==> 06-15 <==
==> flow/design.v <==
module dffhr (d, r, clk, q);
  parameter WIDTH = 1;
  input 			r;
  input 			clk;
  input 	[WIDTH-1:0] 	d;
  output 	[WIDTH-1:0] 	q;
  reg 		[WIDTH-1:0] 	q;
  always @ (posedge clk) 
    if ( r ) 
      q <= {WIDTH{1'b0}};
    else
      q <= d;
endmodule  
module sha1_round (cv_in, w, round, cv_out);
   input [159:0] cv_in;
   input [31:0]  w;
   input [6:0]   round;
   output [159:0] cv_out;
   reg [31:0]     k;
   reg [31:0]     f;
   wire [31:0]    a_shift;
   wire [31:0]    b_shift;
   wire [31:0]    add_result;
   wire [31:0]    a = cv_in[159:128];
   wire [31:0]    b = cv_in[127:96];
   wire [31:0]    c = cv_in[95:64];
   wire [31:0]    d = cv_in[63:32];
   wire [31:0]    e = cv_in[31:0];
   always @(round)
     begin
        k = 32'd0;
        if ((round >= 7'd0) && (round <= 7'd19))
          k = 32'h5A827999;
        if ((round >= 7'd20) && (round <= 7'd39))
          k = 32'h6ED9EBA1;
        if ((round >= 7'd40) && (round <= 7'd59))
          k = 32'h8F1BBCDC;
        if ((round >= 7'd60) && (round <= 7'd79))
          k = 32'hCA62C1D6;
     end  
   always @(round or b or c or d)
     begin
        f = 32'd0;
        if ((round >= 7'd0) && (round <= 7'd19))
          f = ((b & c) | (~b & d));
        if ((round >= 7'd20) && (round <= 7'd39))
          f = (b ^ c ^ d);
        if ((round >= 7'd40) && (round <= 7'd59))
          f = ((b & c) | (b & d) | (c & d));
        if ((round >= 7'd60) && (round <= 7'd79))
          f = (b ^ c ^ d);
     end  
   assign a_shift = {a[26:0], a[31:27]};
   assign b_shift = {b[1:0], b[31:2]};
   assign add_result = (a_shift + ((f + k) + (e + w)));
   assign cv_out = {add_result, a, b_shift, c, d};
endmodule  
module sha1_exec(clk, reset, start, data_in, load_in, cv, 
  use_prev_cv, busy, out_valid, cv_next);
   input clk, reset;     
   input start;
   input [31:0] data_in;
   input load_in;
   input [159:0] cv;
   input use_prev_cv;
   output        busy;
   output        out_valid;
   output [159:0] cv_next;  
   reg            busy;         
   reg            out_valid;    
   reg [6:0]      rnd_cnt_d;    
   wire [6:0]     rnd_cnt_q;    
   wire [159:0]   rnd_d;        
   wire [159:0]   rnd_q;
   wire [159:0]   sha1_round_wire;   
   wire [159:0]   cv_d;         
   wire [159:0]   cv_q;         
   wire [159:0]   cv_next_d;    
   wire [159:0]   cv_next_q;
   parameter      IDLE = 2'b00;
   parameter      CALC = 2'b01;
   parameter      VALID_OUT = 2'b10;
   parameter      VALID_OUT2 = 2'b11;
   wire [1:0]     state; 
   reg [1:0]      next_state;
   wire [511:0]   w_d;
   wire [511:0]   w_q;
   wire [511:0]   w_temp;
   wire [31:0]    w;    
   wire [31:0]    w_gen_temp = w_temp[511:480] ^ w_temp[447:416] ^ 
                  w_temp[255:224] ^ w_temp[95:64];  
   wire [31:0]    w_gen = {w_gen_temp[30:0], w_gen_temp[31]};
   assign         w_d = ((load_in == 1'b1) ? w_temp :
                  ((rnd_cnt_q < 7'd15) ? w_temp : 
                  {w_gen, w_temp[479:0]}));
   assign w_temp = (state == CALC) ? {w_q[479:0], w_q[511:480]} : 
     ((load_in == 1'b1) ? {w_q[479:0], data_in} : w_q);
   assign w = w_q[511:480];
   sha1_round sha1_round(.cv_in(rnd_q), .w(w), .round(rnd_cnt_q),
                           .cv_out(sha1_round_wire));
   assign         rnd_d = ((state == CALC) ? sha1_round_wire : 
     (use_prev_cv == 1'b1) ? cv_next_q : cv);
   assign         cv_d = ((state == CALC) ? cv_q : 
     (use_prev_cv == 1'b1) ? cv_next_q : cv);
   assign         cv_next_d = (state == VALID_OUT) ? 
                                ({cv_q[159:128] + rnd_q[159:128],
                                  cv_q[127:96] + rnd_q[127:96],
                                  cv_q[95:64] + rnd_q[95:64],
                                  cv_q[63:32] + rnd_q[63:32],
                                  cv_q[31:0] + rnd_q[31:0]}) :
                                  (cv_next_q);
   assign         cv_next = cv_next_q;
   always @(state or start or rnd_cnt_q)
     begin
        out_valid = 1'b0;       
        busy = 1'b0;
        rnd_cnt_d = 7'b0000000;
        case (state)
          IDLE : begin
             out_valid = 1'b0;
             rnd_cnt_d = 7'b0000000;
             if (start) begin
                busy = 1'b1;
                next_state = CALC;
             end
             else begin
                busy = 1'b1;
                next_state = IDLE;
             end
          end  
          CALC : begin
             busy = 1'b1;
             out_valid = 1'b0;
             if (start) begin
                next_state = IDLE;
                rnd_cnt_d = 7'd0000000;
             end
             else if (rnd_cnt_q == 7'd79) begin
                next_state = VALID_OUT;
                rnd_cnt_d = 7'd0000000;
             end
             else begin
                next_state = CALC;
                rnd_cnt_d = rnd_cnt_q + 7'd0000001;
             end
          end  
          VALID_OUT : begin
             busy = 1'b1;
             out_valid = 1'b0;       
             if (start) begin
                next_state = IDLE;
                rnd_cnt_d = 7'd0000000;
             end else begin
                next_state = VALID_OUT2;
             end
          end     
          VALID_OUT2 : begin
             busy = 1'b0;
             out_valid = 1'b1;
             if (start) begin
                next_state = CALC;
             end
             else begin
                next_state = IDLE;
             end
          end
          default : begin
             next_state = IDLE;
          end
        endcase
     end          
   dffhr #(7) rnd_cnt_reg (.d(rnd_cnt_d), .q(rnd_cnt_q),
                           .clk(clk), .r(reset));
   dffhr #(2) state_reg (.d(next_state), .q(state), 
                         .clk(clk), .r(reset)); 
   dffhr #(512) w_reg (.d(w_d), .q(w_q), .clk(clk), .r(reset));
   dffhr #(160) cv_reg (.d(cv_d), .q(cv_q), .clk(clk), .r(reset));
   dffhr #(160) rnd_reg (.d(rnd_d), .q(rnd_q), .clk(clk), .r(reset));
   dffhr #(160) cv_next_reg (.d(cv_next_d), .q(cv_next_q),
                             .clk(clk), .r(reset));   
endmodule  
==> flow/run.sh <==
#!/bin/bash
# the make line also repeats each setting of config.mk as NAME=value (left out here)
make -C /OpenROAD-flow-scripts/flow DESIGN_CONFIG=/design/flow/config.mk WORK_HOME=/design/flow/orfs CLKGATE_MAP_FILE= finish
==> flow/config.mk <==
export PLATFORM = sky130hd
export DESIGN_NAME = sha1_exec
export DESIGN_NICKNAME = sha1_exec
export VERILOG_FILES = /design/flow/design.v
export SDC_FILE = /design/flow/constraint.sdc
export NUM_CORES = 4
export LEC_CHECK = 0
export ABC_AREA = 1
export CAP_MARGIN = 20
export CELL_PAD_IN_SITES_DETAIL_PLACEMENT = 2
export CORE_ASPECT_RATIO = 0.82
export CORE_MARGIN = 2
export CORE_UTILIZATION = 46
export CTS_CLUSTER_DIAMETER = 395
export CTS_CLUSTER_SIZE = 61
export GPL_ROUTABILITY_DRIVEN = 1
export GPL_TIMING_DRIVEN = 1
export HOLD_SLACK_MARGIN = -0.06
export MIN_ROUTING_LAYER = met2
export PLACE_DENSITY_LB_ADDON = 0.3
export SLEW_MARGIN = 40
export TNS_END_PERCENT = 15
==> flow/constraint.sdc <==
create_clock -name core_clock -period 4.33 [get_ports {clk}]
set_input_delay 0.8660 -clock core_clock [delete_from_list [all_inputs] [get_ports {clk}]]
set_output_delay 0.8660 -clock core_clock [all_outputs]
set_load 0.01 [all_outputs]
==> 02-03 (differences from 06-15) <==
- CAP_MARGIN: 20 -> 0
- CELL_PAD_IN_SITES_DETAIL_PLACEMENT: 2 -> default
- CORE_ASPECT_RATIO: 0.82 -> default
- CORE_UTILIZATION: 46 -> 72
- CTS_CLUSTER_DIAMETER: 395 -> 397
- CTS_CLUSTER_SIZE: 61 -> 10
- GPL_ROUTABILITY_DRIVEN: 1 -> default
- GPL_TIMING_DRIVEN: 1 -> default
- HOLD_SLACK_MARGIN: -0.06 -> 0.28
- MIN_ROUTING_LAYER: met2 -> default
- PLACE_DENSITY: default -> 0.36
- PLACE_DENSITY_LB_ADDON: 0.3 -> default
- SETUP_SLACK_MARGIN: default -> 0.48
- SLEW_MARGIN: 40 -> 20
- TNS_END_PERCENT: 15 -> 5
==> flow/constraint.sdc (replaced) <==
create_clock -name core_clock -period 3.87 [get_ports {clk}]
set_input_delay 0.7740 -clock core_clock [delete_from_list [all_inputs] [get_ports {clk}]]
set_output_delay 0.7740 -clock core_clock [all_outputs]
set_load 0.01 [all_outputs]
==> 08-25 (differences from 06-15) <==
- ABC_AREA: 1 -> default
- CELL_PAD_IN_SITES_DETAIL_PLACEMENT: 2 -> default
- CORE_ASPECT_RATIO: 0.82 -> default
- CORE_UTILIZATION: 46 -> 40
- CTS_CLUSTER_DIAMETER: 395 -> default
- CTS_CLUSTER_SIZE: 61 -> default
- GPL_ROUTABILITY_DRIVEN: 1 -> default
- GPL_TIMING_DRIVEN: 1 -> default
- HOLD_SLACK_MARGIN: -0.06 -> default
- MIN_ROUTING_LAYER: met2 -> default
- PLACE_DENSITY_LB_ADDON: 0.3 -> default
- SLEW_MARGIN: 40 -> 20
- TNS_END_PERCENT: 15 -> default
==> flow/constraint.sdc (replaced) <==
create_clock -name core_clock -period 8.0 [get_ports {clk}]
set_input_delay 1.6000 -clock core_clock [delete_from_list [all_inputs] [get_ports {clk}]]
set_output_delay 1.6000 -clock core_clock [all_outputs]
set_load 0.01 [all_outputs]
==> 12-07 (differences from 06-15) <==
- CAP_MARGIN: 20 -> 0
- CELL_PAD_IN_SITES_DETAIL_PLACEMENT: 2 -> default
- CELL_PAD_IN_SITES_GLOBAL_PLACEMENT: default -> 0
- CORE_ASPECT_RATIO: 0.82 -> 0.71
- CORE_UTILIZATION: 46 -> 72
- CTS_CLUSTER_DIAMETER: 395 -> default
- CTS_CLUSTER_SIZE: 61 -> 89
- GPL_TIMING_DRIVEN: 1 -> default
- HOLD_SLACK_MARGIN: -0.06 -> default
- MAX_ROUTING_LAYER: default -> met4
- MIN_ROUTING_LAYER: met2 -> default
- PLACE_DENSITY: default -> 0.64
- PLACE_DENSITY_LB_ADDON: 0.3 -> default
- SETUP_SLACK_MARGIN: default -> -0.38
- SLEW_MARGIN: 40 -> 20
- TNS_END_PERCENT: 15 -> default
==> flow/constraint.sdc (replaced) <==
create_clock -name core_clock -period 3.88 [get_ports {clk}]
set_input_delay 0.7760 -clock core_clock [delete_from_list [all_inputs] [get_ports {clk}]]
set_output_delay 0.7760 -clock core_clock [all_outputs]
set_load 0.01 [all_outputs]
==> comparison <==
The highest die size belongs to 08-25, the lowest to 02-03.
08-25 produced a clean layout. 12-07 completed, yet does not pass: negative setup slack. 06-15 did not get past detailed placement (3_5_place_dp) on DPL-0033. 02-03 completed and failed the layout checks on negative setup slack.
Between 02-03 and 08-25, the lower global-route usage is in 08-25 (gap 23 points).
Count of clock-buffer cells in the layout, lowest first: 02-03, 12-07, 08-25.
In 02-03 the non-clock buffer count is higher than in 12-07, by 7.
Between 12-07 and 02-03, the lower worst setup slack is in 02-03 (gap 0.051 ns).
==> figures <==
	12-07	06-15	02-03	08-25
Post-cts sizing count	132	-	101	0
Number of antenna violations at the first check in global routing	9	-	6	0
Hold Violations, Final	0	-	0	0
Via count of the first global-routing pass	51230	-	50030	40200
CP startpoint kind	flop	-	flop	flop
Cell with the most instances after synthesis	dfxtp_1	dfxtp_1	dfxtp_1	nand2_1
TritonCTS clock tree	yes	-	yes	yes
Run status	finished with violations	aborted with a tool error	finished with violations	complete, no violations
Last stage reached	-	detailed placement (3_5_place_dp)	-	-
Violated checks	negative setup slack	-	negative setup slack	-
Pin count of the biggest net entering global routing	190	-	171	210
Wire length reported by the detailed router	199500 µm	-	182700 µm	164600 µm
Met1 layer usage reported by global route	65.34%	-	54.74%	32.58%
